[flow/design.v]
module ari_unit #(parameter width =16,parameter MSB=32)  
(      input      [width-1:0] A,
       input      [width-1:0] B,
       input                  clk,
       input                  rest,
       input      [1:0]       alu_fun,
       input                  ari_EN,
       output reg [width-1:0] ari_out,  
       output reg             carry_out,
       output reg             ari_flag
       );
       reg  [width-1:0] ari_out_reg;  
 always @(posedge clk or negedge rest)  
       begin 
         if(!rest)
        ari_out <='b0;
      else
          ari_out <=ari_out_reg;
       end  
 always @(*)
      begin 
        carry_out=1'b0;
        ari_flag=1'b0;
        ari_out_reg='b0;
        if(ari_EN)
          begin
          case(alu_fun)    
          2'b00: begin
                 { carry_out,ari_out_reg}=A+B;
                  ari_flag=1'b1;
                  end 
          2'b01:begin
                {carry_out,ari_out_reg}=A-B;                  
                 ari_flag=1'b1;
                end                               
          2'b10:begin
                ari_out_reg=A*B;
                ari_flag=1'b1;
                end                                 
          2'b11:begin
                if(B=='b0)
                  ari_out_reg={width{1'b1}};  
                else
                  ari_out_reg=A/B;
                ari_flag=1'b1;
               end                   
          default: ari_out_reg='b0; 
          endcase
        end  
        else
            begin
            ari_out_reg='b0;
            end   
      end
  endmodule   
module cmp_unit #(parameter width =16)  
(      input      [width-1:0] A,
       input      [width-1:0] B,
       input                  clk,
       input                  rest,
       input      [1:0]       alu_fun,
       input                  cmp_EN,
       output reg [width-1:0] cmp_out,
       output reg             cmp_flag
       );
       reg [width-1:0]  cmp_out_reg; 
 always @(posedge clk or negedge rest)   
       begin 
         if(!rest)
        cmp_out <='b0;
      else
          cmp_out <=cmp_out_reg;
       end  
 always @(*)
      begin 
        cmp_flag=1'b0;
        cmp_out_reg=1'b0;
        if(cmp_EN)
          begin
              case(alu_fun)    
              2'b00: begin
                        cmp_out_reg='b0;
                        cmp_flag=1'b1;
                     end                                       
              2'b01:begin
                     if(A==B)
                       begin
                        cmp_out_reg='b1;
                        cmp_flag=1'b1;
                       end 
                      else
                        begin
                        cmp_out_reg='b0;
                        end
                    end
              2'b10:begin
                     if(A>B)
                       begin
                        cmp_out_reg='b10;
                        cmp_flag=1'b1;
                       end 
                      else
                        begin
                        cmp_out_reg='b0;
                        end
                    end
              2'b11:begin
                     if(A<B)
                       begin
                        cmp_out_reg='b11;
                        cmp_flag=1'b1;
                       end 
                      else
                        begin
                        cmp_out_reg='b0;
                        end
                    end
              default: cmp_out_reg='b0; 
              endcase
       end        
       else
          begin
          cmp_out_reg='b0;
          end 
      end
  endmodule   
module log_unit #(parameter width =16)  
(      input      [width-1:0] A,
       input      [width-1:0] B,
       input                  clk,
       input                  rest,
       input      [1:0]       alu_fun,
       input                  log_EN,
       output reg [width-1:0] log_out,
       output reg             log_flag
       );
       reg  [width-1:0] log_out_reg; 
 always @(posedge clk or negedge rest)   
       begin 
         if(!rest)
        log_out <=1'b0;
      else
          log_out <=log_out_reg;
       end  
 always @(*)
      begin 
        log_flag=1'b0;
        log_out_reg='b0;
        if(log_EN)
        begin  
             case(alu_fun)    
             2'b00: begin                    
                        log_out_reg=A&B;
                        log_flag=1'b1;
                    end                                     
            2'b01:begin     
                        log_out_reg=A|B;
                        log_flag=1'b1;
                   end     
            2'b10:begin                  
                        log_out_reg=~(A&B);
                        log_flag=1'b1;
                  end                    
           2'b11:begin           
                        log_out_reg=~(A|B);
                        log_flag=1'b1;
                 end                  
           default: log_out_reg='b0; 
          endcase  
        end
        else
            begin
            log_out_reg='b0;
            end
      end      
  endmodule   
module shift_unit #(parameter width =16)  
(      input      [width-1:0] A,
       input      [width-1:0] B,
       input                  clk,
       input                  rest,
       input      [1:0]       alu_fun,
       input                  shift_EN,
       output reg [(width*2)-1:0] shift_out,
       output reg             shift_flag
       );
       reg  [(width*2)-1:0]  shift_out_reg; 
 always @(posedge clk or negedge rest)   
       begin 
         if(!rest)
        shift_out <='b0;
      else
          shift_out <=shift_out_reg;
       end  
 always @(*)
      begin 
        shift_flag=1'b0;
        shift_out_reg='b0;
        if(shift_EN)
          begin
          case(alu_fun)    
              2'b00:begin              
                        shift_out_reg=A>>1;
                        shift_flag=1'b1;
                    end                                   
              2'b01:begin
                        shift_out_reg=A<<1;
                        shift_flag=1'b1;
                    end                 
              2'b10:begin
                        shift_out_reg=B>>1;
                        shift_flag=1'b1;
                    end 
              2'b11:begin   
                        shift_out_reg=B<<1;
                        shift_flag=1'b1;
                    end 
             default: shift_out_reg='b0; 
             endcase  
          end
          else
             begin
             shift_out_reg='b0;
             end
      end       
  endmodule   
module dec_unit   
(     
       input           [1:0]     alu_fun,
       output    reg             ari_EN,
       output    reg             log_EN,
       output    reg             cmp_EN,
       output    reg             shift_EN
       );
 always @(*)  
       begin 
       ari_EN=1'b0;
       log_EN=1'b0;
       cmp_EN=1'b0;
       shift_EN=1'b0;
       casex(alu_fun)
         2'b00:ari_EN=1'b1;
         2'b11:shift_EN=1'b1;
         2'b10:cmp_EN=1'b1;
         2'b01:log_EN=1'b1;
         default: begin
                   ari_EN=1'b0;
                   log_EN=1'b0;
                   cmp_EN=1'b0;
                   shift_EN=1'b0;
                  end
       endcase           
       end         
endmodule 
module ALU_TOP #(parameter wid =16,parameter MB=32)   
  (
   input  wire [wid-1:0] A,
   input  wire [wid-1:0] B,
   input  wire [3:0]     alu_fun,
   input  wire           clk,
   input  wire           rest,
   output wire  [wid-1:0]  ari_out,   
   output wire            carry_out,
   output wire            ari_flag,
   output wire  [wid-1:0] log_out,
   output wire            log_flag,
   output wire  [wid-1:0] cmp_out,
   output wire            cmp_flag,
   output wire  [wid-1:0] shift_out,
   output wire            shift_flag
   ); 
  wire  AR_EN,LO_EN,CM_EN,SH_EN; 
  wire [1:0]  ms,ls;
  assign ms=alu_fun[1:0];
  assign ls=alu_fun[3:2];
  ari_unit U_arithmatic (
  .A(A),
  .B(B),
  .clk(clk),
  .rest(rest),
  .alu_fun(ms),
  .ari_EN(AR_EN),
  .ari_out(ari_out),
  .carry_out(carry_out),
  .ari_flag(ari_flag)
  );
  cmp_unit U_compare (
  .A(A),
  .B(B),
  .clk(clk),
  .rest(rest),
  .alu_fun(ms),
  .cmp_EN(CM_EN),
  .cmp_out(cmp_out),
  .cmp_flag(cmp_flag)
  );
  log_unit U_logic (
  .A(A),
  .B(B),
  .clk(clk),
  .rest(rest),
  .alu_fun(ms),
  .log_EN(LO_EN),
  .log_out(log_out),
  .log_flag(log_flag)
  );
  shift_unit U_shift (
  .A(A),
  .B(B),
  .clk(clk),
  .rest(rest),
  .alu_fun(ms),
  .shift_EN(SH_EN),
  .shift_out(shift_out),
  .shift_flag(shift_flag)
  );
  dec_unit U_decoder (
  .alu_fun(ls),
  .cmp_EN(CM_EN),
  .ari_EN(AR_EN),
  .shift_EN(SH_EN),
  .log_EN(LO_EN)
  );
endmodule 
[flow/run.sh]
#!/bin/bash
# the make line also repeats each setting of config.mk as NAME=value (left out here)
make -C /OpenROAD-flow-scripts/flow DESIGN_CONFIG=/design/flow/config.mk WORK_HOME=/design/flow/orfs CLKGATE_MAP_FILE= finish
[flow/config.mk]
export PLATFORM = sky130hd
export DESIGN_NAME = ALU_TOP
export DESIGN_NICKNAME = ALU_TOP
export VERILOG_FILES = /design/flow/design.v
export SDC_FILE = /design/flow/constraint.sdc
export NUM_CORES = 4
export LEC_CHECK = 0
export ABC_AREA = 1
export CAP_MARGIN = 20
export CORE_ASPECT_RATIO = 1.12
export CORE_MARGIN = 2
export CORE_UTILIZATION = 71
export CTS_CLUSTER_DIAMETER = 196
export CTS_CLUSTER_SIZE = 68
export HOLD_SLACK_MARGIN = 0.29
export MAX_ROUTING_LAYER = met5
export PLACE_DENSITY_LB_ADDON = 0.07
export SETUP_SLACK_MARGIN = 4.68
export SLEW_MARGIN = 20
export TNS_END_PERCENT = 90
[flow/constraint.sdc]
create_clock -name core_clock -period 19.0 [get_ports {clk}]
set_input_delay 3.8000 -clock core_clock [delete_from_list [all_inputs] [get_ports {clk}]]
set_output_delay 3.8000 -clock core_clock [all_outputs]
set_load 0.01 [all_outputs]
==> results of run 1 <==
## metrics by stage
| stage | total power [uW] | util | TNS (ns) | cells | setup WS (ns) |
|---|---|---|---|---|---|
| after detailed placement | 1210 | 0.940 | -36.61 | 3108 | -10.89 |
| after floorplan | 797 | - | -15.84 | 2357 | -6.35 |
| after global placement | 1090 | 0.940 | -23.23 | 3108 | -8.02 |
==> git commit body, run 1 <==
Log flow metrics for this revision

- In the Yosys stats the netlist draws on 63 distinct library cells.
- Final weighted congestion in routability-driven placement: about 1.2
- Number of warning messages in the yosys log: 6
- Post-synthesis xor/xnor area fraction: 0.0426
* Count of boundary I/O pins: 107
* HPWL after DPL: ~54000 um
* Most frequently used cell type in the post-synthesis netlist: sky130_fd_sc_hd__nand2_1
* Dominant cells by area after synthesis: sky130_fd_sc_hd__ha_1 19%, sky130_fd_sc_hd__nand2_1 14%, sky130_fd_sc_hd__fa_1 11%
* Main flop type after synthesis: sky130_fd_sc_hd__dfrtp_1
* Last stage the flow got to: clock tree synthesis
- FP Rows: between 50 and 60
* Width of the chip: between 100 and 150 um
- Top cells by instance count after synthesis: 564 x sky130_fd_sc_hd__nand2_1, 406 x sky130_fd_sc_hd__inv_1, 236 x sky130_fd_sc_hd__ha_1
- The portion of synthesized area spent on multiplexers is 0.
* Top comb family, area: adder cells
* Aoi/oai-family share of the synthesized area: 0.145
* Core Area: roughly 21000 um^2
* Top area contributor share: 0.192
* Stop err: [ERROR DPL-0038] Utilization greater than 100%, impossible to legalize
- Result of the run: stopped before the end
* Yosys chip area: approximately 15000 um^2
* Cell area after placement: roughly 20000 um^2
- Per Yosys stat, the portion of area used by sequential elements is 0.0812.
- Number of synthesized register bits: 50
* Cell taking the most area after synthesis: sky130_fd_sc_hd__ha_1
- The placement report lists the number of port buffers as around 90.
- In the floorplan report the effective utilization is 0.718.
* Synthesized instance count: ~2.3k
* Post-Synthesis Cell Area: about 15000 um^2
- The die is around 160 um tall.
- Die ar.: 22900 um^2
- The number of cells reported by Yosys stat comes to 2344.
- Mean cell area of the mapped netlist: between 6 and 7 um^2
- Post-synth EDFFs: 0
- The synthesis report gives the async set-or-reset register share as 1.00.
- Post-Synth Adder-Cell Area: 0.298
* Simple share: 0.297
==> run 2, diff against run 1 <==
- ABC_AREA: 1 -> unset
- CORE_ASPECT_RATIO: 1.12 -> unset
- CORE_UTILIZATION: 71 -> 66
- CTS_CLUSTER_DIAMETER: 196 -> 400
- CTS_CLUSTER_SIZE: 68 -> 99
- HOLD_SLACK_MARGIN: 0.29 -> unset
- MAX_ROUTING_LAYER: met5 -> unset
- PLACE_DENSITY_LB_ADDON: 0.07 -> unset
- SETUP_SLACK_MARGIN: 4.68 -> unset
- TNS_END_PERCENT: 90 -> unset
- clock period: 19.0 -> 35.0 ns (I/O delays scaled with it)
==> git commit body, run 2 <==
Update PnR metrics after Yosys + OpenROAD run

* Total congestion overflow after global routing: 0
* Cell taking the most area after synthesis: sky130_fd_sc_hd__ha_1
* Buffer depth of the longest clock path: 2
- The count of nets left with antenna violations once routing finished came out at 0.
- Cell family with most CP delay: AND-OR/OR-AND gates
- Number of nets in the final layout: 2359
* Crit path kind: in2reg
- Max-cap violations: 0
- Counting stages on the worst path, the most repeated cell is sky130_fd_sc_hd__ha_1.
- Buffers placed on the I/O ports in this run total roughly 92.
* Share of the clock period used by the worst path after layout: 0.962
* Switching power of the nets: ~360 uW
* Stages on worst setup path: 116
- The area fraction of the largest cell type after synthesis is 0.197.
- The most common cell in the synthesized netlist is sky130_fd_sc_hd__ha_1.
- Synthesized instance count: ~1.9k
- During I/O placement, the number of pins put on the boundary was between 100 and 150.
* Starting DRC count in detailed routing: between 1.5k and 2k
- CP Capture Point: U_arithmatic.ari_out[0]
- Yosys shows that the main logic family after synthesis is adder cells.
- Part of the Yosys area used for sequential elements: 0.0835
- Clk pwr: 57.6 uW
- Tightest hold margin: roughly 6.7 ns
- In this run the standard cell core region covers 22400 um^2.
- Flop+latch power: around 64 uW
- Looking at the max-slew report, the worst-margin pin has a slew of 0.944 ns.
* Main flop type after synthesis: sky130_fd_sc_hd__dfrtp_1
- The end-of-flow timing check tallies setup violations at 0.
- Wires add up to about 54000 um.
- Summed over all combinational cells, the power is 581 uW.
- HPWL after DPL: 40100 um
* CTS Sinks: roughly 50
* Simple share: 0.190
- The power report attributes to the combinational group a share of 0.827.
- TritonCTS built the clock tree.
* Width of the chip: 155 um
- Hold repair after CTS inserted 0 buffers.
- The commonest cells after synthesis are 236 x sky130_fd_sc_hd__ha_1, 197 x sky130_fd_sc_hd__nor2_1, 185 x sky130_fd_sc_hd__nand2_1.
* Post-Synthesis Cell Area: ~15000 um^2
- Router iterations before antenna repair: 5
* Leading power group: combinational logic
- Crit. End Element: flip-flop
- Highest clock frequency the design can meet: 0.0297 GHz
* Yosys chip area: 15000 um^2
* Count of warning messages emitted by the tools: 64
* Cell chosen for the clock root: sky130_fd_sc_hd__clkbuf_16
- Of the total synthesized cell area, the portion taken by full adders, half adders and majority gates is 0.307.
* Aoi/oai-family share of the synthesized area: 0.220
- Net switching fraction of the power: 0.518
* Worst slew margin relative to its limit: 0.370
* Number of H-tree levels: 2
- Worst min-delay path class: in2async
- Part of the total power dissipated in sequential elements: 0.091
* Number of vias after detailed routing: about 16k
- In the floorplan report the effective utilization is 0.668.
- For this run, the total global-route usage over all layers was measured as 0.442.
- Layout Cell Area excl Fill: about 17000 um^2
- Detail-routed via count per cell: about 6.8
- The script parses the final routing iteration and logs DRC violations as 0.
- The placed instances occupy a cell area of between 15000 and 20000 um^2.
- Fin. max-slew vios: 0
- Initial antenna violation count: 2
* Pwr Density: about 42 nW/um^2
* Ant diodes: 0
* Post-synthesis xor/xnor area fraction: 0.0772
- A synthesized cell averages 7.74 um^2.
- After synthesis, the share of cell area in mux cells is 0.0496.
- FP Rows: roughly 55
- Startpoint Class: input pin
* Final weighted congestion in routability-driven placement: approximately 1.0
- Maximum number of pins on one net before global-route repair: around 70
- The critical path maximum fanout is 15.
- Counting I/O delays and the setup requirement, the final critical path takes roughly 34 ns.
- Number of warning messages in the yosys log: 6
- Count of endpoints failing hold in the final timing report: 0
- The share of total power dissipated in the clock network is 0.082.
- On the worst setup and hold paths after CTS, the clock-pin slew comes to approximately 0.070 ns.
* Number of synthesized register bits: around 50
- Distinct lib cells used: ~90
* Buffers & Inverters on Critical Path: 6
- Cells in synth_stat.txt: between 1.5k and 2k
- Number of global-route vias before repair: 15.0k
- DIE HEIGHT: ~150 um
* Post-synth EDFFs: 0
- Per the TritonCTS log, the buffer count is 5.
* Data arrival time of the worst path: ~34 ns
- Area growth from synthesis to layout: 11.2%
- Result of the run: finished clean
- Wire length of the first global-routing pass: 82100 um
- After synthesis, the share of flip-flops with an asynchronous set or reset is 1.00.
* Worst path max stage delay: roughly 0.67 ns
- The critical path endpoint has a required time of 35.18 ns.
- On the critical path, the stage with the largest delay is an instance of sky130_fd_sc_hd__clkdlybuf4s50_1.
* Wirelength per Cell: 23.5 um
- Per the OpenROAD power report, leakage power amounts to ~0.008 uW.
- Dominant cells by area after synthesis: sky130_fd_sc_hd__ha_1 20%, sky130_fd_sc_hd__fa_1 11%, sky130_fd_sc_hd__dfrtp_1 8.4%
* Die ar.: between 20000 and 25000 um^2
* Startpoint of the most critical setup path: B[10]
- Internal power: between 300 and 400 uW
- Peak supply drop: 0.0000576 V
==> run 2: area by class of cell <==
cell class / count / area [um^2]
Inverter: 175 / 657
Timing Repair Buffer: 145 / 1310
Clock inverter: 3 / 48.8
Clock buffer: 5 / 125
Tap cell: 285 / 357
Sequential cell: 50 / 1250
Fill cell: 1746 / 5780
Multi-Input combinational cell: 1626 / 12900
==> run 2: through the flow <==
| step | setup slack (ns) | std cells | setup TNS (ns) | power (uW) | utilization |
|---|---|---|---|---|---|
| 4_1_cts | 0.109 | 2284 | 0 | 682 | 0.732 |
| 6_report | 1.33 | 2289 | 0 | 703 | 0.742 |
| 3_5_place_dp | -0.283 | 2276 | -0.283 | 620 | 0.724 |
| 5_1_grt | -0.113 | 2289 | -0.113 | 756 | 0.742 |
| 2_1_floorplan | 2.62 | 1949 | 0 | 472 | - |
| 3_3_place_gp | 0.995 | 2276 | 0 | 606 | 0.724 |
==> run 2: what timing repair did <==
action / CTS / global route
setup buffers: 0 / 5
gates resized: 2 / 45
endpoints found under the setup margin: 1 / 2
pin swaps: 0 / 4
==> run 2: metal layers <==
layer  wire length [um]  vias up  GRT usage
li1                   -     6920          -
met1              19600     7262      0.549
met2              23500     1073      0.697
met3               6830      290      0.105
met4               3870        2      0.273
met5                  8        -          0
==> run 3, diff against run 2 <==
- ABC_AREA: unset -> 1
- CORE_ASPECT_RATIO: unset -> 0.99
- CORE_UTILIZATION: 66 -> 70
- CTS_CLUSTER_DIAMETER: 400 -> 196
- CTS_CLUSTER_SIZE: 99 -> 68
- HOLD_SLACK_MARGIN: unset -> 0.06
- MAX_ROUTING_LAYER: unset -> met5
- PLACE_DENSITY: unset -> 0.62
- SETUP_SLACK_MARGIN: unset -> -0.94
- TNS_END_PERCENT: unset -> 5
- clock period: 35.0 -> 19.0 ns (I/O delays scaled with it)
==> git commit body, run 3 <==
Log flow metrics for this revision

- The run stopped with a tool error.
- Last stage the flow got to: clock tree synthesis
* Stop err: [ERROR DPL-0033] detailed placement checks failed during check placement.
- Per the synthesis report, the AND-OR/OR-AND share of the synthesized area is 0.145.
* Starting density of the core: 0.706
- In this run the mean area of a mapped cell was roughly 6.6 um^2.
- Number of buffer cells added on primary ports: about 92
* Number of warning messages in the yosys log: 6
- Count of boundary I/O pins: about 110
* Dominant cells by area after synthesis: sky130_fd_sc_hd__ha_1 19%, sky130_fd_sc_hd__nand2_1 14%, sky130_fd_sc_hd__fa_1 11%
* Distinct lib cells used: 63
- Top cells by instance count after synthesis: 564 x sky130_fd_sc_hd__nand2_1, 406 x sky130_fd_sc_hd__inv_1, 236 x sky130_fd_sc_hd__ha_1
- Post-placement worst setup slack: -9.37 ns
* Cell taking the most area after synthesis: sky130_fd_sc_hd__ha_1
- In the synthesized netlist the dominant register cell turns out to be sky130_fd_sc_hd__dfrtp_1.
- In this run the cell area measured after placement is about 20000 um^2.
* Fraction of registers with async set or reset after synthesis: 1.00
* Part of the Yosys area used for sequential elements: 0.0812
* Simple share: 0.297
* Final weighted congestion in routability-driven placement: 1.19
- Of the total synthesized cell area, the portion taken by XOR and XNOR cells is 0.0426.
* DIE HEIGHT: around 150 um
* Width of the chip: between 150 and 200 um
- According to the dpl log, the detail-placed design has an HPWL of approximately 48000 um.
- The post-synth count of flops with an enable pin is 0.
* FP Rows: 54
* Synthesized instance count: around 2.3k
* Most frequently used cell type in the post-synthesis netlist: sky130_fd_sc_hd__nand2_1
* Top area contributor share: 0.192
- Number of synthesized register bits: 50
* Top comb family, area: adder cells
* Post-Synth Adder-Cell Area: 0.298
- Die ar.: ~23000 um^2
- After synthesis, the design contains about 2.3k cells according to Yosys.
* Core Area: 21800 um^2
* Multiplexer share of the synthesized area: 0
* Post-Synthesis Cell Area: about 15000 um^2
- After synthesis, the chip area reported by Yosys is around 15000 um^2.
-- run 3: stage by stage --
step,hold WS [ns],std cells,power (uW),TNS [ns]
global placement,4.01,3084,1070,-22.77
floorplan,3.50,2357,789,-16.29
detailed placement,4.07,3084,1140,-30.57
==> run 4, diff against run 3 <==
- ABC_AREA: 1 -> unset
- CORE_ASPECT_RATIO: 0.99 -> unset
- CORE_UTILIZATION: 70 -> 68
- CTS_CLUSTER_DIAMETER: 196 -> unset
- CTS_CLUSTER_SIZE: 68 -> unset
- HOLD_SLACK_MARGIN: 0.06 -> unset
- MAX_ROUTING_LAYER: met5 -> unset
- PLACE_DENSITY: 0.62 -> unset
- SETUP_SLACK_MARGIN: -0.94 -> -2.0
- TNS_END_PERCENT: 5 -> unset
- clock period: 19.0 -> 26.1 ns (I/O delays scaled with it)
==> git commit body, run 4 <==
Log flow metrics for this revision

- Post-synthesis xor/xnor area fraction: 0.0772
* DIE HEIGHT: 152 um
* Width of the chip: ~150 um
- Simple share: 0.190
- The tool reported: "[ERROR DPL-0033] detailed placement checks failed during check placement".
- Post-placement worst setup slack: -3.46 ns
- Core Area: between 20000 and 25000 um^2
- Die ar.: around 23000 um^2
- Top comb family, area: adder cells
- Post-synthesis, Yosys gives the total cell area as roughly 15000 um^2.
- Of the synthesized area, sequential elements account for 0.0835.
- Synthesis instantiated just under 90 different standard cells from the library.
* Cell area after placement: about 19000 um^2
* Cell taking the most area after synthesis: sky130_fd_sc_hd__ha_1
- Among all cell types in the netlist, the one instantiated most often is sky130_fd_sc_hd__ha_1.
- Top cells by instance count after synthesis: 236 x sky130_fd_sc_hd__ha_1, 197 x sky130_fd_sc_hd__nor2_1, 185 x sky130_fd_sc_hd__nand2_1
- Post-synth EDFFs: 0
- Final weighted congestion in routability-driven placement: ~1.1
* Dominant cells by area after synthesis: sky130_fd_sc_hd__ha_1 20%, sky130_fd_sc_hd__fa_1 11%, sky130_fd_sc_hd__dfrtp_1 8.4%
- Aoi/oai-family share of the synthesized area: 0.220
* Cells in synth_stat.txt: 1936
- Measured against the total synthesized area, the mux share comes to 0.0496.
- Post-Synthesis Cell Area: 15000 um^2
* Number of synthesized register bits: approximately 50
- The floorplan step records an initial core utilization of 0.691.
- FP Rows: roughly 54
- Synthesized instance count: 1936
- Mean cell area of the mapped netlist: 7.74 um^2
* Main flop type after synthesis: sky130_fd_sc_hd__dfrtp_1
- The number of placed instances, taps included, is about 2.6k.
- Top area contributor share: 0.197
- According to the I/O placement log, the pin count is roughly 110.
- The flow stopped in clock tree synthesis.
- The count of buffers added on input and output ports is 92.
- Number of warning messages in the yosys log: 6
- Result of the run: stopped before the end
- Fraction of registers with async set or reset after synthesis: 1.00
- HPWL after DPL: between 40000 and 50000 um
- Post-Synth Adder-Cell Area: 0.307
[run 4: per-stage QoR]
stage | hold slack [ns] | TNS (ns)
2_1_floorplan | 4.92 | -2.69
3_3_place_gp | 5.47 | -3.69
3_5_place_dp | 5.52 | -6.22
==> run 5, diff against run 4 <==
- CAP_MARGIN: 20 -> 0
- CELL_PAD_IN_SITES_DETAIL_PLACEMENT: unset -> 2
- CORE_ASPECT_RATIO: unset -> 0.56
- CORE_MARGIN: 2 -> 3
- CORE_UTILIZATION: 68 -> 25
- CTS_CLUSTER_DIAMETER: unset -> 330
- CTS_CLUSTER_SIZE: unset -> 58
- GPL_ROUTABILITY_DRIVEN: unset -> 0
- GPL_TIMING_DRIVEN: unset -> 0
- MAX_ROUTING_LAYER: unset -> met4
- PLACE_DENSITY_LB_ADDON: unset -> 0.23
- SETUP_SLACK_MARGIN: -2.0 -> 5.0
- SLEW_MARGIN: 20 -> 40
- TNS_END_PERCENT: unset -> 45
- clock period: 26.1 -> 35.0 ns (I/O delays scaled with it)
==> git commit body, run 5 <==
Update PnR metrics after Yosys + OpenROAD run

* Peak supply drop: 0.0000476 V
- Total global-route track usage over all layers is 0.279.
- Headroom to the max-slew limit came out at 0.369.
- Per the post-synthesis stats, the area per cell is slightly below 8 um^2.
* Worst-path clk slew: 0.08 ns
- Part of the Yosys area used for sequential elements: 0.0835
* Crit path kind: in2reg
* Count of boundary I/O pins: around 110
- The worst setup path is captured at a flip-flop.
- FP Rows: about 66
- Cell taking the most area after synthesis: sky130_fd_sc_hd__ha_1
* Cell chosen for the clock root: sky130_fd_sc_hd__clkbuf_16
* Most Frequent Cell on Critical Path: sky130_fd_sc_hd__ha_4
- The H-tree generated during clock tree synthesis spans 2 levels.
* PnR Total Power: between 800 and 900 uW
- The clock passes through at most 2 buffers.
- The switching portion of total power comes to 0.538.
- In this run, the synthesized area fraction spent on xor and xnor cells is recorded as 0.0772.
- Yosys reports that the most numerous cell types are 236 x sky130_fd_sc_hd__ha_1, 197 x sky130_fd_sc_hd__nor2_1, 185 x sky130_fd_sc_hd__nand2_1.
* Required time worst endpoint: about 35 ns
- The analysis attributes to net switching a power of about 460 uW.
* Simple share: 0.190
- After synthesis, the chip area reported by Yosys is 15000 um^2.
* Cell area after placement: ~17000 um^2
- Result of the run: finished clean
- Recorded from the global router log, the overflow total was 0.
- In the placement report, post-DP HPWL is listed as roughly 63000 um.
- The most critical min-delay path falls under in2async.
- The layout has 6603 filler cells.
- The cell-mix breakdown from Yosys lists the adder-cell area share as 0.307.
* Internal power: around 400 uW
- Share of the clock period used by the worst path after layout: 0.945
- The worst setup path is launched from an input pin.
- In the final routed layout, each cell accounts on average for a little under 30 um.
* RSZ-0062 raised after global routing: yes
- Distinct lib cells used: between 80 and 90
- TritonRoute reported its final design rule violation total as 0.
* Width of the chip: between 300 and 400 um
- The group that draws the most power in this run is combinational logic.
- DIE HEIGHT: between 150 and 200 um
* Clk pwr share: 0.084
* Layer with the highest usage: met2
* Met1 Track Usage GR: 0.372
- Starting DRC count in detailed routing: 1929
- The cell area that synthesis handed to floorplanning was 15000 um^2.
- For this run, global-route usage on met3 was measured as 0.0726.
* Number of vias after detailed routing: about 18k
- TritonCTS built the clock tree.
- CP Capture Point: U_arithmatic.ari_out[0]
* Fraction of registers with async set or reset after synthesis: 1.00
- CTS Sinks: approximately 50
- The number of global-route vias before repair was 19.1k.
- Synthesized instance count: 1936
* Area growth from synthesis to layout: 37.4%
- Data arrival time of the worst path: 33.27 ns
* Combinational cell fraction of total power: 0.840
* DP Cell Count: 2825
* Count of warning messages emitted by the tools: between 60 and 70
- Tally of non-filler cells in the final layout: between 3k and 4k
- In the post-synthesis netlist, the biggest area contributors are sky130_fd_sc_hd__ha_1 20%, sky130_fd_sc_hd__fa_1 11%, sky130_fd_sc_hd__dfrtp_1 8.4%.
- Cells in synth_stat.txt: 1936
* Static Leakage: around 0.009 uW
* Maximum number of pins on one net before global-route repair: 30
- The number of antenna violations at the first check in global routing was 1.
- Per the post-route antenna check, the number of violating nets is 0.
- Die ar.: around 63000 um^2
* Number of synthesized register bits: approximately 50
- The first detailed-routing pass took 5 iterations.
- Slowest cell on the critical path: sky130_fd_sc_hd__or4_1
- Post-synth EDFFs: 0
- Count of endpoints failing hold in the final timing report: 0
* Combinational Power: slightly above 700 uW
* Starting density of the core: 0.255
- Most frequently used cell type in the post-synthesis netlist: sky130_fd_sc_hd__ha_1
- Summing all non-filler instances in the final layout gives an area of 20600 um^2.
- Number of nets in the final layout: ~2.6k
- Highest clock frequency the design can meet: about 0.03 GHz
- The script logs the ratio of routed vias to standard cells as a little under 6.
* Max-cap violations: 0
- Number of buffer cells added on primary ports: about 91
* Worst path max stage delay: about 0.51 ns
- Wire length after detailed routing: 89600 um
- Pwr Density: slightly above 40 nW/um^2
- Per the OpenROAD floorplan log, the area of the core is approximately 60000 um^2.
- Counting buffers and inverters, the worst setup path is roughly 130 cells deep.
- On the critical path the largest part of the delay comes from AND-OR/OR-AND gates.
- Number of warning messages in the yosys log: 6
* Post-placement worst setup slack: -4.99 ns
- Number of buffers inserted during clock tree synthesis: 5
* Final setup violation count: 0
* Final worst setup slack: a little under 2 ns
* Ant diodes: 0
- Largest fanout of any net on the critical path: 10
- For the finished layout, the period the worst path requires is about 33 ns.
* Startpoint of the most critical setup path: B[2]
- The pin closest to its max-slew limit shows a slew of approximately 0.94 ns.
* Top area contributor share: 0.197
* Flop+latch power: about 65 uW
* Wire length of the first global-routing pass: about 130000 um
* Top comb family, area: adder cells
* Clk pwr: 72.0 uW
* Fin. max-slew vios: 0
- Of the total power, registers draw 0.076.
- Buffers & Inverters on Critical Path: 15
* Met2 global-route usage: 0.424
- Aoi/oai-family share of the synthesized area: 0.220
- After synthesis, the share of cell area in mux cells is 0.0496.
* Main flop type after synthesis: sky130_fd_sc_hd__dfrtp_1
run 5: repair_timing:
action,CTS,global route
gates resized,324,54
hold buffers,0,0
setup buffers,169,28
pin swaps,136,50
setup endpoints to repair,5,3
run 5: stage by stage:
stage | setup TNS [ns] | hold slack (ns) | utilization
floorplan | 0 | 6.70 | -
global placement | -6.91 | 7.81 | 0.297
detailed placement | -9.37 | 6.99 | 0.298
CTS | 0 | 6.65 | 0.343
global route | 0 | 6.66 | 0.351
finish | 0 | 6.64 | 0.351
run 5: layout make-up:
type	count	area (um^2)	area share
repair buffers	291	2500	0.121
clock inverters	2	60.1	0.00292
multi-input cells	1626	14200	0.691
flip-flops and latches	50	1250	0.0608
clock buffers	6	139	0.00675
plain buffers	98	741	0.0360
inverters	175	698	0.0339
well taps	782	978	0.0475
run 5: routing by layer:
layer  vias up  wire [um]
met5         -          0
met4         0       2660
met3       201       9360
met2       924      39300
met1      9136      38300
li1       7382          -
==> run 6, diff against run 5 <==
- ABC_AREA: unset -> 1
- CAP_MARGIN: 0 -> 20
- CELL_PAD_IN_SITES_DETAIL_PLACEMENT: 2 -> unset
- CORE_ASPECT_RATIO: 0.56 -> 1.12
- CORE_MARGIN: 3 -> 2
- CORE_UTILIZATION: 25 -> 70
- CTS_CLUSTER_DIAMETER: 330 -> 196
- CTS_CLUSTER_SIZE: 58 -> 68
- GPL_ROUTABILITY_DRIVEN: 0 -> unset
- GPL_TIMING_DRIVEN: 0 -> unset
- HOLD_SLACK_MARGIN: unset -> 0.29
- MAX_ROUTING_LAYER: met4 -> met5
- PLACE_DENSITY: unset -> 0.62
- PLACE_DENSITY_LB_ADDON: 0.23 -> unset
- SETUP_SLACK_MARGIN: 5.0 -> -0.4
- SLEW_MARGIN: 40 -> 20
- TNS_END_PERCENT: 45 -> 90
- clock period: 35.0 -> 22.1 ns (I/O delays scaled with it)
==> git commit body, run 6 <==
Log flow metrics for this revision

* Result of the run: stopped before the end
* Last stage the flow got to: clock tree synthesis
* Stop err: [ERROR DPL-0038] Utilization greater than 100%, impossible to legalize
- According to the floorplan report, the total die area is 23200 um^2.
* Distinct lib cells used: 63
- Per Yosys stat, the portion of area used by sequential elements is 0.0812.
* Most frequently used cell type in the post-synthesis netlist: sky130_fd_sc_hd__nand2_1
- The die is about 140 um wide.
- DIE HEIGHT: approximately 160 um
* Main flop type after synthesis: sky130_fd_sc_hd__dfrtp_1
- For this design the top-level I/O count stands at between 100 and 150.
- Of the total synthesized cell area, the portion taken by full adders, half adders and majority gates is 0.298.
- For this run, the chip area from Yosys synthesis comes to between 15000 and 20000 um^2.
- Post-Synthesis Cell Area: 15400 um^2
- FP Rows: roughly 57
- HPWL after DPL: 50400 um
- Aoi/oai-family share of the synthesized area: 0.145
- The placed instances occupy a cell area of around 20000 um^2.
- After synthesis, the mean cell area works out to ~6.6 um^2.
- Post-synth EDFFs: 0
* Fraction of registers with async set or reset after synthesis: 1.00
* Multiplexer share of the synthesized area: 0
* Synthesized instance count: between 2k and 2.5k
- Core Area: about 22000 um^2
- Number of buffer cells added on primary ports: slightly above 90
- After synthesis, the cell types taking the most area are sky130_fd_sc_hd__ha_1 19%, sky130_fd_sc_hd__nand2_1 14%, sky130_fd_sc_hd__fa_1 11%.
* Number of warning messages in the yosys log: 6
* Top comb family, area: adder cells
- Cell taking the most area after synthesis: sky130_fd_sc_hd__ha_1
- Top cells by instance count after synthesis: 564 x sky130_fd_sc_hd__nand2_1, 406 x sky130_fd_sc_hd__inv_1, 236 x sky130_fd_sc_hd__ha_1
- The placement summary gives the final routability congestion estimate as about 1.1.
* Simple share: 0.297
- Number of synthesized register bits: 50
- Per the Yosys statistics, synthesis produced 2344 cells.
- Of the post-synthesis cell area, the dominant cell type holds 0.192.
- In the floorplan report the effective utilization is 0.711.
- Post-synthesis xor/xnor area fraction: 0.0426
==> run 6: through the flow <==
step           setup TNS [ns]  instances  setup WS, ns  total power, uW
2_1_floorplan           -6.68       2357         -3.90              680
3_5_place_dp           -18.66       3106         -7.31             1010
3_3_place_gp           -11.85       3106         -5.48              926
==> run 7, diff against run 6 <==
- CORE_ASPECT_RATIO: 1.12 -> 0.99
- HOLD_SLACK_MARGIN: 0.29 -> 0.06
- MAX_ROUTING_LAYER: met5 -> met4
- SETUP_SLACK_MARGIN: -0.4 -> 2.8
- clock period: 22.1 -> 29.5 ns (I/O delays scaled with it)
==> git commit body, run 7 <==
Log flow metrics for this revision

- The die is 152 um tall.
- Last stage the flow got to: global routing
- between 100 and 150 I/O pins were placed.
* Cell area after placement: approximately 17000 um^2
- Cell chosen for the clock root: sky130_fd_sc_hd__clkbuf_16
- At the placement stage, the worst setup path has a slack of -1.29 ns.
- Summing all multiplexer cells gives an area fraction of 0.
- Number of H-tree levels: 2
- Final weighted congestion in routability-driven placement: roughly 1.1
- FP Rows: approximately 54
* CTS Sinks: 50
- Post-synth EDFFs: 0
- Distinct lib cells used: around 63
- The cell-mix breakdown from Yosys lists the adder-cell area share as 0.298.
- Total congestion overflow after global routing: 15
- Part of the Yosys area used for sequential elements: 0.0812
* Width of the chip: 153 um
- Of all cell types, the one taking the most synthesized area is sky130_fd_sc_hd__ha_1.
- For this configuration, the core starts out at a cell density of 0.706.
- Die ar.: approximately 23000 um^2
* Number of synthesized register bits: 50
* Cells in synth_stat.txt: 2344
- Of the total synthesized cell area, the portion taken by AND-OR and OR-AND cells is 0.145.
- Dominant cells by area after synthesis: sky130_fd_sc_hd__ha_1 19%, sky130_fd_sc_hd__nand2_1 14%, sky130_fd_sc_hd__fa_1 11%
* Number of buffer cells added on primary ports: 92
- Of the combinational cells, the family taking the most area is adder cells.
* Yosys chip area: 15400 um^2
- The report puts the hold buffer count at CTS at 0.
- During synthesis, Yosys emitted a total of 6 warnings.
* Simple share: 0.297
- Top area contributor share: 0.192
* Fraction of registers with async set or reset after synthesis: 1.00
- Top cells by instance count after synthesis: 564 x sky130_fd_sc_hd__nand2_1, 406 x sky130_fd_sc_hd__inv_1, 236 x sky130_fd_sc_hd__ha_1
- Per the post-synthesis report, the number of cells in the design is ~2.3k.
- Among all flip-flop cells after synthesis, the most frequent one is sky130_fd_sc_hd__dfrtp_1.
- Result of the run: stopped before the end
- Buffer depth of the longest clock path: 2
- HPWL after DPL: around 40000 um
- Mean cell area of the mapped netlist: 6.57 um^2
- Stop err: [ERROR GRT-0232] Routing congestion too high. Check the congestion heatmap in the GUI.
- Post-synthesis xor/xnor area fraction: 0.0426
* Most frequently used cell type in the post-synthesis netlist: sky130_fd_sc_hd__nand2_1
* Number of buffers inserted during clock tree synthesis: 5
* Post-Synthesis Cell Area: between 15000 and 20000 um^2
* Total routing usage reported by global routing: 0.824
- Core Area: 21800 um^2
-- run 7: through the flow --
step,hold slack [ns],cells
after floorplan,5.60,2357
after global placement,6.01,2723
after detailed placement,6.03,2723
after CTS,5.73,2822
-- run 7: layer usage --
metal,GRT overflow,track usage
met5,-,-
met4,4,0.828
met1,2,0.797
met2,5,0.962
met3,4,0.688
-- run 7: timing repair --
item,CTS
pin swaps,86
gates resized,212
buffers inserted,91
endpoints found under the setup margin,3
==> run 8, diff against run 7 <==
- CORE_ASPECT_RATIO: 0.99 -> unset
- CORE_MARGIN: 2 -> 8
- CORE_UTILIZATION: 70 -> 40
- CTS_CLUSTER_DIAMETER: 196 -> 382
- CTS_CLUSTER_SIZE: 68 -> unset
- GPL_TIMING_DRIVEN: unset -> 0
- HOLD_SLACK_MARGIN: 0.06 -> 0.16
- PLACE_DENSITY: 0.62 -> unset
- PLACE_DENSITY_LB_ADDON: unset -> 0.2
- SETUP_SLACK_MARGIN: 2.8 -> -2.0
- TNS_END_PERCENT: 90 -> unset
- clock period: 29.5 -> 35.0 ns (I/O delays scaled with it)
==> git commit body, run 8 <==
Update PnR metrics after Yosys + OpenROAD run

- Number of warning messages in the yosys log: 6
- Peak supply drop: around 0.000050 V
* Result of the run: finished clean
* Simple share: 0.297
* Crit path kind: in2reg
- Top cells by instance count after synthesis: 564 x sky130_fd_sc_hd__nand2_1, 406 x sky130_fd_sc_hd__inv_1, 236 x sky130_fd_sc_hd__ha_1
- Yosys chip area: between 15000 and 20000 um^2
* Fin. max-slew vios: 0
- The buffer_ports step reported a buffer count of ~90.
- Clk pwr share: 0.088
- Part of the Yosys area used for sequential elements: 0.0812
* Wirelength per Cell: around 18 um
* Post-synth EDFFs: 0
- Combinational Power: 508 uW
- The horizontal die dimension reported for this design is around 210 um.
* Startpoint of the most critical setup path: B[10]
- Per STA, the worst path accumulates the most delay in the family simple AND/OR/NAND/NOR gates.
- Static Leakage: roughly 0.0096 uW
- Crit. End Element: flip-flop
- Leading power group: combinational logic
- Count of boundary I/O pins: ~110
- Worst slew margin relative to its limit: 0.217
* Flop+latch power: between 60 and 70 uW
- Routing usage on met3: 0.0177
* Fraction of registers with async set or reset after synthesis: 1.00
* Post-synthesis xor/xnor area fraction: 0.0426
* Router iterations before antenna repair: 6
* Worst-margin pin slew: roughly 1.2 ns
* Most frequently used cell type in the post-synthesis netlist: sky130_fd_sc_hd__nand2_1
- Entering global routing, the biggest net connects approximately 51 pins.
- HPWL after DPL: 44600 um
- STA on the placed design reports a worst setup slack of -0.479 ns.
- For this run the aggregate overflow at the end of global routing stands at 0.
* Highest clock frequency the design can meet: 0.0295 GHz
- Counting every sink on the clock net gives about 50.
- Combinational cell fraction of total power: 0.811
- The synthesized instance count is about 2.3k.
* Stages on worst setup path: 219
- Counting along the longest clock path gives a buffer depth of 2.
- Initial antenna violation count: 0
* Starting density of the core: 0.402
* Layout Cell Area excl Fill: between 15000 and 20000 um^2
- According to the floorplan report, the total die area is roughly 45000 um^2.
- Looking at the critical path, the single cell with the biggest stage delay is sky130_fd_sc_hd__clkdlybuf4s50_1.
- Cell chosen for the clock root: sky130_fd_sc_hd__clkbuf_16
- The critical path ends at U_arithmatic.ari_out[0].
* Layer with the highest usage: met2
- The synth_stat.txt file lists the number of cells as 2344.
- Total routing usage reported by global routing: 0.246
- Setup slack closes at between 1 and 1.5 ns.
- Per the gpl log, the routability congestion estimate is approximately 1.
* Detail-routed via count per cell: approximately 5.2
* Clock tree from TritonCTS: yes
- Wire length after detailed routing: ~55000 um
- Dominant cells by area after synthesis: sky130_fd_sc_hd__ha_1 19%, sky130_fd_sc_hd__nand2_1 14%, sky130_fd_sc_hd__fa_1 11%
- Mean cell area of the mapped netlist: approximately 6.6 um^2
- Main flop type after synthesis: sky130_fd_sc_hd__dfrtp_1
- Ant diodes: 0
- The DRC violation total left in the routed layout is recorded as 0.
- In this run, distinct cell masters in the synthesized netlist total ~63.
- Pwr Density: roughly 36 nW/um^2
* Count of warning messages emitted by the tools: slightly above 60
* Post-Synthesis Cell Area: roughly 15000 um^2
- The report counts max-capacitance violations totalling 0.
- FP Rows: slightly above 70
- Switching power of the nets: 333 uW
* Number of vias after detailed routing: approximately 16k
- The timing report notes that buffer and inverter cells on the critical path total 30.
- Of the available clock period, the critical path in the final layout requires 0.970.
- In this design, the critical path's most frequently occurring cell is sky130_fd_sc_hd__nand2_1.
* Number of synthesized register bits: roughly 50
* Post-Synth Adder-Cell Area: 0.298
* Number of buffers inserted during clock tree synthesis: 5
* Largest fanout of any net on the critical path: 14
- Part of the total power dissipated in sequential elements: 0.101
- Top comb family, area: adder cells
- Multiplexer share of the synthesized area: 0
- The data required time reported for the critical path is about 35 ns.
- Top area contributor share: 0.192
- Tally of filler cells in the layout: a little over 4k
- The first global-routing pass estimated 83600 um of wire.
- The flow reports power dissipated in the clock network as between 50 and 60 uW.
- Final setup violation count: 0
- The design draws around 630 uW.
- Met1 Track Usage GR: 0.322
- Startpoint Class: input pin
- Data arrival time of the worst path: 34.12 ns
- Worst path max stage delay: 0.55 ns
- The number of global-route vias before repair was 14.8k.
- DIE HEIGHT: approximately 210 um
- In this run, the synthesized area fraction spent on AND-OR/OR-AND gates is recorded as 0.145.
- Looking at the clock tree report, the H-tree level count equals 2.
- The placement stage leaves a total instance area of between 15000 and 20000 um^2.
- Hold buffer count at cts: 0
- The switching portion of total power comes to 0.532.
- Internal power: approximately 290 uW
- After the first detailed-routing iteration, the DRC count stood at ~1.1k.
* Worst-path clk slew: ~0.070 ns
- Count of endpoints failing hold in the final timing report: 0
* Area growth from synthesis to layout: 13.3%
* Number of nets with antenna violations after routing: 0
* Cell taking the most area after synthesis: sky130_fd_sc_hd__ha_1
- The tightest min-delay check is of the in2async type.
- The final layout contains approximately 2.8k nets.
- The worst path needs ~34 ns of the cycle, external delays included.
- According to the floorplan report, the placeable core area is between 30000 and 40000 um^2.
- For this run, global-route usage on met2 was measured as 0.402.
-- run 8: layout make-up --
type,count,area [um^2],share of cell area
clock buffers,5,125,0.00717
well taps,518,648,0.0371
repair buffers,114,1110,0.0636
plain buffers,89,470,0.0269
inverters,429,1670,0.0954
clock inverters,2,38.8,0.00222
multi-input cells,1787,12200,0.696
flip-flops and latches,50,1250,0.0717
-- run 8: routing by layer --
metal | share of wire | routed length [um]
met1 | 0.46 | 25000
met2 | 0.45 | 24700
met3 | 0.058 | 3190
met4 | 0.031 | 1690
met5 | 0 | 0
-- run 8: metrics by stage --
| step | hold slack [ns] | setup TNS, ns | util | std cells |
|---|---|---|---|---|
| floorplan | 6.70 | 0 | - | 2357 |
| global placement | 7.54 | -0.148 | 0.443 | 2965 |
| detailed placement | 7.07 | -0.479 | 0.443 | 2965 |
| CTS | 6.75 | -0.268 | 0.447 | 2972 |
| global route | 6.80 | -1.90 | 0.455 | 2994 |
| finish | 6.72 | 0 | 0.455 | 2994 |
-- run 8: what timing repair did --
action	4_1_cts	5_1_grt
resized	0	45
endpoints found under the setup margin	0	1
setup buffers	0	23
==> run 9, diff against run 8 <==
- ABC_AREA: 1 -> unset
- CORE_MARGIN: 8 -> 2
- CORE_UTILIZATION: 40 -> 71
- CTS_CLUSTER_DIAMETER: 382 -> unset
- GPL_TIMING_DRIVEN: 0 -> unset
- HOLD_SLACK_MARGIN: 0.16 -> unset
- MAX_ROUTING_LAYER: met4 -> unset
- PLACE_DENSITY: unset -> 0.39
- PLACE_DENSITY_LB_ADDON: 0.2 -> unset
- SETUP_SLACK_MARGIN: -2.0 -> unset
- clock period: 35.0 -> 18.4 ns (I/O delays scaled with it)
==> git commit body, run 9 <==
Log flow metrics for this revision

* Aoi/oai-family share of the synthesized area: 0.220
- Count of boundary I/O pins: around 110
- Top area contributor share: 0.197
* Final weighted congestion in routability-driven placement: approximately 1.1
- Post-Synthesis Cell Area: approximately 15000 um^2
* Post-Synth Adder-Cell Area: 0.307
* Main flop type after synthesis: sky130_fd_sc_hd__dfrtp_1
* Die ar.: approximately 22000 um^2
- In the synthesized netlist, the dominant kind of combinational cell is adder cells.
* DIE HEIGHT: 149 um
- Part of the Yosys area used for sequential elements: 0.0835
* Most frequently used cell type in the post-synthesis netlist: sky130_fd_sc_hd__ha_1
* Starting density of the core: 0.717
- Fraction of registers with async set or reset after synthesis: 1.00
- After synthesis, the mean cell area works out to ~7.7 um^2.
- Cell taking the most area after synthesis: sky130_fd_sc_hd__ha_1
- Distinct lib cells used: between 80 and 90
* Stop err: [ERROR DPL-0033] detailed placement checks failed during check placement.
- According to the floorplan report, the die width is 149 um.
- Per the synthesis report, the XOR/XNOR share of the synthesized area is 0.0772.
* Simple share: 0.190
- After synthesis, the cell types taking the most area are sky130_fd_sc_hd__ha_1 20%, sky130_fd_sc_hd__fa_1 11%, sky130_fd_sc_hd__dfrtp_1 8.4%.
* Synthesized instance count: just under 2k
- The placement stage leaves a total instance area of between 15000 and 20000 um^2.
- Core Area: around 21000 um^2
* Yosys chip area: around 15000 um^2
* Multiplexer share of the synthesized area: 0.0496
- Number of synthesized register bits: roughly 50
* FP Rows: approximately 53
* Number of warning messages in the yosys log: 6
- It got as far as clock tree synthesis and failed there.
- DP Cell Count: about 2.7k
- Counting flops with a built-in enable in the synthesized netlist gives 0.
- Top cells by instance count after synthesis: 236 x sky130_fd_sc_hd__ha_1, 197 x sky130_fd_sc_hd__nor2_1, 185 x sky130_fd_sc_hd__nand2_1
- Result of the run: stopped before the end
- Per the placement log, port buffering inserted around 90 buffers.
- HPWL after DPL: 55600 um
- Cells in synth_stat.txt: 1936
run 9: metrics by stage:
stage | setup slack (ns) | utilization | hold slack [ns] | power (uW)
floorplan | -8.03 | - | 3.38 | 920
global placement | -8.63 | 0.939 | 3.95 | 1260
detailed placement | -10.38 | 0.939 | 3.97 | 1380
==> run 10, diff against run 9 <==
- CORE_UTILIZATION: 71 -> 61
- CTS_CLUSTER_DIAMETER: unset -> 231
- CTS_CLUSTER_SIZE: unset -> 100
- PLACE_DENSITY: 0.39 -> unset
- clock period: 18.4 -> 19.5 ns (I/O delays scaled with it)
==> git commit body, run 10 <==
Log flow metrics for this revision

* Aoi/oai-family share of the synthesized area: 0.220
* Number of H-tree levels: 2
- The floorplan step defined a core boundary enclosing between 20000 and 25000 um^2.
- The most common cell in the synthesized netlist is sky130_fd_sc_hd__ha_1.
- FP Rows: about 57
- The die is approximately 160 um wide.
- Clock tree synthesis selected as its root buffer the cell sky130_fd_sc_hd__clkbuf_16.
- Per the run summary, the flow got no further than global routing.
- Global routing finished with a remaining overflow of 16.
- DIE HEIGHT: roughly 160 um
- Number of warning messages in the yosys log: 6
- Of the total synthesized cell area, the portion taken by full adders, half adders and majority gates is 0.307.
- The synthesized design contains 0 enable-type register cells.
- Number of buffers inserted during clock tree synthesis: 5
* Fraction of registers with async set or reset after synthesis: 1.00
* Mean cell area of the mapped netlist: about 7.7 um^2
* Result of the run: stopped before the end
- The clock tree has to reach around 50 sinks.
- The placement report lists the number of port buffers as ~92.
- Cell taking the most area after synthesis: sky130_fd_sc_hd__ha_1
* Post-synthesis xor/xnor area fraction: 0.0772
- The synthesized netlist was found by Yosys to have 1936 cells.
- Looking at the cell usage after synthesis, the top flip-flop cell is sky130_fd_sc_hd__dfrtp_1.
* Synthesized instance count: about 1.9k
- HPWL after DPL: around 47000 um
- Counting flops and latches in the post-synthesis netlist gives 50.
* Simple share: 0.190
- The area fraction of the largest cell type after synthesis is 0.197.
* Multiplexer share of the synthesized area: 0.0496
- Dominant cells by area after synthesis: sky130_fd_sc_hd__ha_1 20%, sky130_fd_sc_hd__fa_1 11%, sky130_fd_sc_hd__dfrtp_1 8.4%
* Cell area after placement: 19800 um^2
- Final weighted congestion in routability-driven placement: between 1 and 1.5
* Part of the Yosys area used for sequential elements: 0.0835
- The synthesized netlist contains slightly below 90 unique library cells.
* Top cells by instance count after synthesis: 236 x sky130_fd_sc_hd__ha_1, 197 x sky130_fd_sc_hd__nor2_1, 185 x sky130_fd_sc_hd__nand2_1
* Buffer depth of the longest clock path: 2
* Stop err: [ERROR GRT-0232] Routing congestion too high. Check the congestion heatmap in the GUI.
- Total routing usage reported by global routing: 0.795
* Count of boundary I/O pins: ~110
- Yosys chip area: 15000 um^2
* Starting density of the core: 0.618
* Post-Synthesis Cell Area: about 15000 um^2
- After synthesis, the largest family of logic cells by area is adder cells.
- Die ar.: between 20000 and 30000 um^2
run 10: per-layer routing:
layer	GRT overflow	GRT usage
met1	1	0.787
met2	7	0.937
met3	2	0.680
met4	6	0.784
met5	0	0.428
run 10: per-stage QoR:
step | cells | setup WS [ns]
after floorplan | 1949 | -7.15
after global placement | 2717 | -8.12
after detailed placement | 2717 | -8.92
after CTS | 2814 | -6.95
run 10: what timing repair did:
item,CTS
resized,188
pin swaps,131
setup buffers,87
setup endpoints to repair,6
gates cloned,2
hold buffers,0
==> run 11, diff against run 10 <==
- ABC_AREA: unset -> 1
- CORE_ASPECT_RATIO: unset -> 1.12
- CORE_MARGIN: 2 -> 6
- CORE_UTILIZATION: 61 -> 63
- CTS_CLUSTER_DIAMETER: 231 -> 196
- CTS_CLUSTER_SIZE: 100 -> 68
- MAX_ROUTING_LAYER: unset -> met5
- PLACE_DENSITY: unset -> 0.5
- SETUP_SLACK_MARGIN: unset -> -0.4
- TNS_END_PERCENT: unset -> 90
- clock period: 19.5 -> 29.5 ns (I/O delays scaled with it)
==> git commit body, run 11 <==
Update PnR metrics after Yosys + OpenROAD run

* FP Rows: ~60
* RSZ-0062 raised after global routing: yes
- sky130_fd_sc_hd__ha_1 takes more of the synthesized area than any other cell.
- DIE HEIGHT: approximately 180 um
- TritonCTS built the clock tree.
- Static Leakage: around 0.011 uW
- According to the I/O placement log, the pin count is 107.
- Combinational Power: slightly below 700 uW
* Worst-path clk slew: about 0.07 ns
- Ant diodes: 0
- The final hold violation count recorded for this run is 0.
* Fin. max-slew vios: 0
* Top area contributor share: 0.192
- Combinational cell fraction of total power: 0.829
- Data on the critical path arrives at its endpoint at between 30 and 40 ns.
* Startpoint of the most critical setup path: A[11]
* Crit path kind: in2reg
* Post-Synth Adder-Cell Area: 0.298
- After the last flow step, the layout net total stands at 2916.
- The area recorded from the Yosys report for this design is 15400 um^2.
* Post-synth EDFFs: 0
- The number of maximum-capacitance violations recorded for the run is 0.
* Worst min-delay path class: in2async
* Peak supply drop: between 0.00006 and 0.00007 V
- Before any placement, the netlist area is recorded as between 15000 and 20000 um^2.
- The cell-mix breakdown from Yosys lists the XOR/XNOR area share as 0.0426.
- Per the CTS log, the root buffer master is sky130_fd_sc_hd__clkbuf_16.
- The power report lists cell-internal power as ~400 uW.
- For this run, the slowest stage of the critical path takes around 0.53 ns.
* Switching power of the nets: roughly 440 uW
- Number of buffers inserted during clock tree synthesis: 5
* Area growth from synthesis to layout: 28.2%
- Most Frequent Cell on Critical Path: sky130_fd_sc_hd__nand2_2
- The completed layout was analyzed and its total power is 827 uW.
* Buffer depth of the longest clock path: 2
- Buffers placed on the I/O ports in this run total 92.
- Slowest cell on the critical path: sky130_fd_sc_hd__or4_1
* Final setup violation count: 1
- Crit. End Element: flip-flop
* Worst slew margin relative to its limit: 0.349
* Reasons for failing layout checks: setup timing
* Highest clock frequency the design can meet: between 0.03 and 0.04 GHz
- Clk pwr: around 66 uW
* HPWL after DPL: around 42000 um
- For this sky-water flow run, the detailed-routed wirelength per cell is reported as about 23 um.
- Core Area: 24000 um^2
* Count of warning messages emitted by the tools: around 65
* Clk pwr share: 0.079
- Using the TritonRoute via totals, the vias-per-cell ratio works out to 6.45.
- The critical path maximum fanout is 8.
- Starting DRC count in detailed routing: around 2.5k
- Distinct lib cells used: about 63
- Required time worst endpoint: ~30 ns
- Number of global-route vias before repair: ~16k
* Number of warning messages in the yosys log: 6
- Hold repair after CTS inserted 0 buffers.
- The first global-routing pass estimated roughly 84000 um of wire.
- Once layout is complete, the utilization of the core stands at 0.822.
- The wire length recorded after detailed routing is around 65000 um.
* Total congestion overflow after global routing: 0
- Most frequently used cell type in the post-synthesis netlist: sky130_fd_sc_hd__nand2_1
* Tally of filler cells in the layout: 1451
* Startpoint Class: input pin
- According to the floorplan report, the total die area is between 20000 and 30000 um^2.
- Router iterations before antenna repair: 8
- The synthesis stat section lists a flop and latch total of 50.
* Result of the run: finished with violations
* Maximum number of pins on one net before global-route repair: approximately 51
* Main flop type after synthesis: sky130_fd_sc_hd__dfrtp_1
- The script computed the net switching share of total power as 0.529.
- Total global-route track usage over all layers is 0.366.
* Top cells by instance count after synthesis: 564 x sky130_fd_sc_hd__nand2_1, 406 x sky130_fd_sc_hd__inv_1, 236 x sky130_fd_sc_hd__ha_1
- Per the synth stats, the proportion of register bits with asynchronous set or reset is 1.00.
* Starting density of the core: 0.641
- Synthesis handed over a netlist of roughly 2.3k instances.
- Across all layers, the routed design uses 18.5k vias.
* Final weighted congestion in routability-driven placement: 1.03
- For the sequential group, total power comes out at roughly 76 uW.
- Share of the clock period used by the worst path after layout: 1.04
- Counting buffers and inverters, the worst setup path is ~210 cells deep.
- Part of the Yosys area used for sequential elements: 0.0812
- Aoi/oai-family share of the synthesized area: 0.145
- Across all setup checks in the final design, the least slack found is -1.32 ns.
- Pwr Density: 41.9 nW/um^2
* CTS Sinks: 50
- Initial antenna violation count: 1
- Cell family with most CP delay: simple AND/OR/NAND/NOR gates
* Buffers & Inverters on Critical Path: 26
* Mean cell area of the mapped netlist: between 6 and 7 um^2
- The pin closest to its max-slew limit shows a slew of just under 1 ns.
* DRC: 0
- The power report attributes to the sequential group a share of 0.091.
- Of the post-synthesis cell area, the part taken by muxes is 0.
* CP Capture Point: U_arithmatic.ari_out[0]
- Number of H-tree levels: 2
- Cells in synth_stat.txt: between 2k and 2.5k
- Number of nets with antenna violations after routing: 0
- Width of the chip: about 160 um
- The cell-mix breakdown from Yosys lists the simple-gate area share as 0.297.
- The largest share of the power goes to combinational logic.
- Minimum clock period: 30.82 ns
- Yosys shows that the main logic family after synthesis is adder cells.
* Dominant cells by area after synthesis: sky130_fd_sc_hd__ha_1 19%, sky130_fd_sc_hd__nand2_1 14%, sky130_fd_sc_hd__fa_1 11%
[run 11: layout make-up]
class | instances | area, um^2 | area share
clock buffers | 5 | 125 | 0.00633
well taps | 310 | 388 | 0.0196
repair buffers | 284 | 2460 | 0.125
clock inverters | 3 | 43.8 | 0.00222
flip-flops and latches | 50 | 1250 | 0.0633
multi-input cells | 1789 | 13800 | 0.700
repair inverters | 1 | 8.76 | 0.000443
inverters | 429 | 1640 | 0.0832
[run 11: metal layers]
layer	wire length, um	track usage	part of all wire	vias to the layer above
met1	22100	0.449	0.34	8443
met3	8220	0.0492	0.13	565
met4	6590	0.195	0.10	2
met5	13	0	0.00020	-
met2	28400	0.625	0.44	1584
li1	-	-	-	7914
[run 11: through the flow]
step / area [um^2] / hold WS (ns) / TNS, ns / cells / worst slack (ns)
floorplan: 15500 / 5.60 / 0 / 2357 / 1.21
global placement: 17200 / 6.02 / -0.523 / 2792 / -0.523
detailed placement: 17200 / 6.03 / -1.36 / 2792 / -1.36
CTS: 17500 / 5.73 / -0.390 / 2800 / -0.390
global route: 19800 / 5.76 / -3.56 / 2871 / -2.56
finish: 19800 / 5.70 / -1.32 / 2871 / -1.32
[run 11: timing repair]
action                                  4_1_cts  5_1_grt
resized                                      16      410
gates cloned                                  0        4
endpoints found under the setup margin        1        2
buffers inserted                              0       72
pin swaps                                     1      153
==> run 12, diff against run 11 <==
- ABC_AREA: 1 -> unset
- CAP_MARGIN: 20 -> 40
- CORE_ASPECT_RATIO: 1.12 -> unset
- CORE_MARGIN: 6 -> 2
- CORE_UTILIZATION: 63 -> 43
- CTS_CLUSTER_DIAMETER: 196 -> 312
- CTS_CLUSTER_SIZE: 68 -> unset
- MAX_ROUTING_LAYER: met5 -> met4
- PLACE_DENSITY: 0.5 -> 0.79
- SETUP_SLACK_MARGIN: -0.4 -> unset
- SLEW_MARGIN: 20 -> 30
- TNS_END_PERCENT: 90 -> 45
- clock period: 29.5 -> 27.5 ns (I/O delays scaled with it)
==> git commit body, run 12 <==
Update PnR metrics after Yosys + OpenROAD run

- In this run, synthesis inferred 0 flip-flops with an integrated enable.
* Fin. max-slew vios: 0
- In this run the number of cells on the critical path is 126.
* Cells in synth_stat.txt: around 1.9k
* Max-cap violations: 0
* Worst path max stage delay: 0.58 ns
- Buffer depth of the longest clock path: 2
- After synthesis the cells add up to ~15000 um^2.
- At the end of the flow, the number of nets in the layout was 2800.
* RSZ-0062 raised after global routing: yes
- The area growth from synthesis to layout is 40.6%.
- Aoi/oai-family share of the synthesized area: 0.220
- Maximum number of pins on one net before global-route repair: between 60 and 70
- Looking at the max-slew report, the worst-margin pin has a slew of between 0.8 and 0.9 ns.
- Derived from the worst setup path, the maximum achievable clock frequency is 0.0343 GHz.
- The script parses the final routing iteration and logs DRC violations as 0.
- Wire length after detailed routing: between 50000 and 60000 um
- The main area contributors are sky130_fd_sc_hd__ha_1 20%, sky130_fd_sc_hd__fa_1 11%, sky130_fd_sc_hd__dfrtp_1 8.4%.
- The share of synthesized area in the top cell type comes to 0.197.
- Main flop type after synthesis: sky130_fd_sc_hd__dfrtp_1
- DP Cell Count: between 2k and 3k
- Number of global-route vias before repair: ~17k
* Combined area of the multi-input logic cells: around 14000 um^2
- According to the floorplan report, the die height is 191 um.
* Clock tree from TritonCTS: yes
- The clock net in this run drives a total of approximately 50 sinks.
- For the finished layout, the period the worst path requires is ~29 ns.
- Total congestion overflow after global routing: 0
- approximately 110 I/O pins were placed.
- Summed over all sequential cells, the power is approximately 80 uW.
* Count of endpoints failing hold in the final timing report: 0
* Worst min-delay path class: in2async
* Number of synthesized register bits: 50
- Total routing usage reported by global routing: 0.320
* Combinational Power: 832 uW
- The first routing iteration left ~1.7k violations.
- Top comb family, area: adder cells
- Core Area: around 34000 um^2
- Clock network power for this build is slightly above 60 uW.
- In this run, distinct cell masters in the synthesized netlist total ~89.
* Post-Synth Adder-Cell Area: 0.307
* Cell family with most CP delay: AND-OR/OR-AND gates
- The internal power of the cells totals 503 uW.
- In this run the tools logged warnings totalling between 60 and 70.
- Multiplexer share of the synthesized area: 0.0496
* Width of the chip: 191 um
- Wirelength per Cell: ~20 um
- The run finished, with violations left.
* Number of vias after detailed routing: 17.0k
* PnR Total Power: slightly below 1000 uW
- Slowest cell on the critical path: sky130_fd_sc_hd__or4_4
* Required time worst endpoint: roughly 28 ns
* Data arrival time of the worst path: just under 30 ns
- For this run, the final setup violation count is recorded as 2.
- Once detail routing completed, the nets flagged for antenna violations numbered 0.
* Tightest hold margin: 5.21 ns
* Fraction of registers with async set or reset after synthesis: 1.00
* Wire length of the first global-routing pass: roughly 89000 um
- The placement summary gives the final routability congestion estimate as 1.01.
- The critical path ends at U_arithmatic.ari_out[0].
* FP Rows: between 60 and 70
* Part of the total power dissipated in sequential elements: 0.084
* Tally of non-filler cells in the final layout: 2901
* Number of H-tree levels: 2
- Crit path kind: in2reg
- The max-slew check reports its worst relative slack as 0.408.
- Dividing the detail-routed via count by the number of cells gives between 5 and 6.
- Timing analysis after detailed placement gives a worst setup slack of -2.55 ns.
- The most numerous cell type found on the critical path is sky130_fd_sc_hd__ha_4.
* Switching power of the nets: 472 uW
- Leading power group: combinational logic
- The worst setup path is launched from an input pin.
- Router iterations before antenna repair: 5
- The synthesized netlist has a Yosys-reported chip area of approximately 15000 um^2.
* Die ar.: ~36000 um^2
- For this configuration, the core starts out at a cell density of 0.435.
- Clk pwr share: 0.062
* Part of the Yosys area used for sequential elements: 0.0835
- Summed over all cells, the static leakage comes to 0.0101 uW.
- Per the synthesis report, the simple-gate share of the synthesized area is 0.190.
- In this run the worst path has a maximum fanout of 11.
- The highest supply drop recorded on VDD is 0.0000615 V.
- Tally of filler cells in the layout: roughly 2.9k
- Synthesized instance count: 1936
- Clock tree synthesis inserted a total of 5 buffers.
* Top cells by instance count after synthesis: 236 x sky130_fd_sc_hd__ha_1, 197 x sky130_fd_sc_hd__nor2_1, 185 x sky130_fd_sc_hd__nand2_1
- Share of the clock period used by the worst path after layout: 1.06
- Crit. End Element: flip-flop
- Most frequently used cell type in the post-synthesis netlist: sky130_fd_sc_hd__ha_1
- The share of total power dissipated in combinational logic is 0.854.
- Of all cell types, the one taking the most synthesized area is sky130_fd_sc_hd__ha_1.
- Combined flip-flop and latch cell area: roughly 1300 um^2
- The number of antenna violations at the first check in global routing was 1.
* Pwr Density: approximately 46 nW/um^2
- Cell chosen for the clock root: sky130_fd_sc_hd__clkbuf_16
- For reference, the post-synthesis area per instance comes to between 7 and 8 um^2.
- Switching power as a fraction of the total was reported as 0.484.
- Final worst setup slack: -1.62 ns
* Number of warning messages in the yosys log: 6
- HPWL after DPL: around 45000 um
- Worst-path clk slew: approximately 0.070 ns
- Startpoint of the most critical setup path: B[9]
* Post-synthesis xor/xnor area fraction: 0.0772
- The timing report notes that buffer and inverter cells on the critical path total 16.
* Reasons for failing layout checks: setup timing
- Number of buffer cells added on primary ports: approximately 92
==> run 12: stage by stage <==
stage,util,instance area [um^2],TNS [ns]
after floorplan,-,15600,-0.816
after global placement,0.574,19800,-2.48
after detailed placement,0.574,19800,-3.99
after CTS,0.592,20400,-1.34
after global routing,0.611,21100,-4.23
final,0.611,21100,-2.18
==> run 12: final cells by class <==
type / count / share of cell area
inverter: 175 / 0.0312
timing repair buffer: 586 / 0.223
tap: 455 / 0.0270
antenna: 1 / 0.000119
sequential: 50 / 0.0594
clock buffer: 5 / 0.00594
clock inverter: 3 / 0.00101
multi-input combinational: 1626 / 0.652
==> run 12: what timing repair did <==
item,CTS,global route
pin swaps,48,109
endpoints found under the setup margin,2,2
hold buffers,0,0
resized,47,111
buffers inserted,31,34
==> run 12: per-layer routing <==
layer,track usage,vias to the layer above,part of all wire
met5,-,-,0
met4,0.134,0,0.055
met3,0.0467,208,0.091
met2,0.514,901,0.45
met1,0.401,8063,0.40
li1,-,7784,-
Power is estimated from default activity; no workload was simulated.
